// RISC_V
module RISC_V(clk, rst, mem_addr, mem_wdata, mem_we, mem_rdata);
For scale: about 1100 cells after synthesis, ~250 flip-flops, about 51 I/O pins, roughly 14000 sq um of cells after synthesis.
make LEC_CHECK=0 CAP_MARGIN=20 CORE_MARGIN=2 CORE_UTILIZATION=40 CTS_CLUSTER_DIAMETER=61 GPL_TIMING_DRIVEN=0 HOLD_SLACK_MARGIN=0.27 MAX_ROUTING_LAYER=met4 MIN_ROUTING_LAYER=met2 SETUP_SLACK_MARGIN=1.0 SLEW_MARGIN=20 TNS_END_PERCENT=25 finish   # period 8.0 ns
run.sh (not shown) runs the stock make flow with config.mk's settings and CLKGATE_MAP_FILE=.
The first run produced a clean layout.
Edit:
ABC_AREA = 1   (was unset)
CORE_UTILIZATION = 72   (was 40)
CTS_CLUSTER_DIAMETER = 373   (was 61)
CTS_CLUSTER_SIZE = 98   (was unset)
GPL_TIMING_DRIVEN = unset   (was 0)
HOLD_SLACK_MARGIN = unset   (was 0.27)
MAX_ROUTING_LAYER = unset   (was met4)
MIN_ROUTING_LAYER = unset   (was met2)
SETUP_SLACK_MARGIN = unset   (was 1.0)
TNS_END_PERCENT = unset   (was 25)
clock period = 4.96 ns   (was 8.0 ns; I/O delays follow)
Now the flow stopped in 5_1_grt with GRT-0232.
Die size came out lower by well over a third.
Synthesized area came out higher slightly.
Synthesized cell count came out higher by well over a third.

---

## job 1667
RISC_V again, from the RTL that the note above started with.
export LEC_CHECK = 0
export CAP_MARGIN = 20
export CELL_PAD_IN_SITES_DETAIL_PLACEMENT = 1
export CELL_PAD_IN_SITES_GLOBAL_PLACEMENT = 3
export CORE_MARGIN = 4
export CORE_UTILIZATION = 25
export CTS_CLUSTER_DIAMETER = 364
export GPL_TIMING_DRIVEN = 0
export HOLD_SLACK_MARGIN = -0.01
export MIN_ROUTING_LAYER = met2
export SLEW_MARGIN = 20
create_clock -name core_clock -period 4.83 [get_ports {clk}]
Although job 1667 finished all stages, its layout failed final checks on negative setup slack.
diff inputs: job 1667 => job 7061
Settings: clearing CELL_PAD_IN_SITES_GLOBAL_PLACEMENT, which used to be 3; clearing MIN_ROUTING_LAYER, which used to be met2; swapping 4 for 2 in CORE_MARGIN; putting SETUP_SLACK_MARGIN at -0.43 where nothing was set; clearing CTS_CLUSTER_DIAMETER, which used to be 364; swapping 25 for 66 in CORE_UTILIZATION; clearing CELL_PAD_IN_SITES_DETAIL_PLACEMENT, which used to be 1; clearing HOLD_SLACK_MARGIN, which used to be -0.01; clearing GPL_TIMING_DRIVEN, which used to be 0; swapping 4.83 for 5.76 in the clock period (ns, I/O delays scaled along).
Notes after the runs:
Job 7061 vs job 1667: final area down by a few percent. In the tables for job 7061 and job 1667, total number of tap cells reads higher with job 1667. Reported for job 7061 and job 1667, chip area estimate from yosys synthesis turned out identical to the last digit. Number of standard cells in the final layout excluding fillers (higher): job 1667. The flow completed for job 7061, but it is not clean: the layout still shows negative setup slack.
Changes in job 848 relative to job 7061:
Settings: CORE_UTILIZATION: 66 -> 70; CTS_CLUSTER_SIZE: unset -> 37; SETUP_SLACK_MARGIN: -0.43 -> unset; HOLD_SLACK_MARGIN: unset -> -0.08; the clock period (ns, I/O delays scaled along): 5.76 -> 3.73.
Findings:
Job 848: it failed with a tool error in clock tree synthesis (4_1_cts), so there are no final results. | worst-case setup slack after placement | higher: job 7061 |. From job 848 to job 7061, summed standard-cell area reported by yosys did not move at all. Summary: with job 7061 as the reference, count of standard-cell rows in job 848 moved down by a few percent.
Relative to job 848, the following input files were edited for job 7102:
Settings: clearing HOLD_SLACK_MARGIN, which used to be -0.08; clearing CTS_CLUSTER_SIZE, which used to be 37; swapping 70 for 40 in CORE_UTILIZATION; swapping 3.73 for 7.85 in the clock period (ns, I/O delays scaled along).
==> comparison <==
- Job 848 -> job 7102: total standard cell area after synthesis delta 0, exact match
- STATUS area of the placeable core: job 7102 loses against job 848
- Relative to job 848, job 7102 improves post-detailed-placement half-perimeter wirelength.
- Job 7102 went all the way through the flow, and no timing, DRC or antenna check failed.
- NOTE: setup slack after placement in job 7102 exceeds that of job 848
- Die height for job 7102: 31% up relative to job 848

---

Starting RTL as in the previous note.
Settings: LEC_CHECK=0, ABC_AREA=1, CAP_MARGIN=10, CORE_MARGIN=2, CORE_UTILIZATION=72, CTS_CLUSTER_DIAMETER=95, CTS_CLUSTER_SIZE=40, GPL_TIMING_DRIVEN=1, MAX_ROUTING_LAYER=met5, PLACE_DENSITY=0.6, SLEW_MARGIN=20, TNS_END_PERCENT=100; clock period 4.69 ns.
The starting point did not get past global routing.
Edit:
Settings changed: CAP_MARGIN 10 to 20, CTS_CLUSTER_DIAMETER 95 to 371, CTS_CLUSTER_SIZE 40 to 98, GPL_TIMING_DRIVEN 1 to default, MAX_ROUTING_LAYER met5 to default, PLACE_DENSITY 0.6 to 0.43, TNS_END_PERCENT 100 to default.
Clock period 4.69 ns to 4.48 ns, I/O delays scaled along.
The new run died in global routing.
Synthesized area stays the same.
Die size is unchanged.
Synthesized cell count stays the same.
Edit:
Settings changed: ABC_AREA 1 to default, CTS_CLUSTER_DIAMETER 371 to default, CTS_CLUSTER_SIZE 98 to 37, HOLD_SLACK_MARGIN from default to -0.08, PLACE_DENSITY 0.43 to 0.35.
Clock period 4.48 ns to 3.73 ns, I/O delays scaled along.
This time the run did not get past clock tree synthesis (DPL-0038).
Die size fell by 1.8%.
Synthesized cell count fell by 40%.
Area after synthesis fell by 1.8%.
Edit:
Settings changed: CORE_UTILIZATION 72 to 40, CTS_CLUSTER_SIZE 37 to default, HOLD_SLACK_MARGIN -0.08 to default, PLACE_DENSITY 0.35 to default.
Clock period 3.73 ns to 8.0 ns, I/O delays scaled along.
After rerunning:
- The new run finished clean
- die size came out higher by 77%
- area after synthesis is unchanged
- synthesized cell count does not change
Edit:
Settings changed: CORE_UTILIZATION 40 to 15.
Clock period 8.0 ns to 11.0 ns, I/O delays scaled along.
Routed wire length grows by roughly a tenth. Cell area grows by a few percent. Hold slack gets better by 0.020 ns. Non-clock buffer count shrinks by 10.
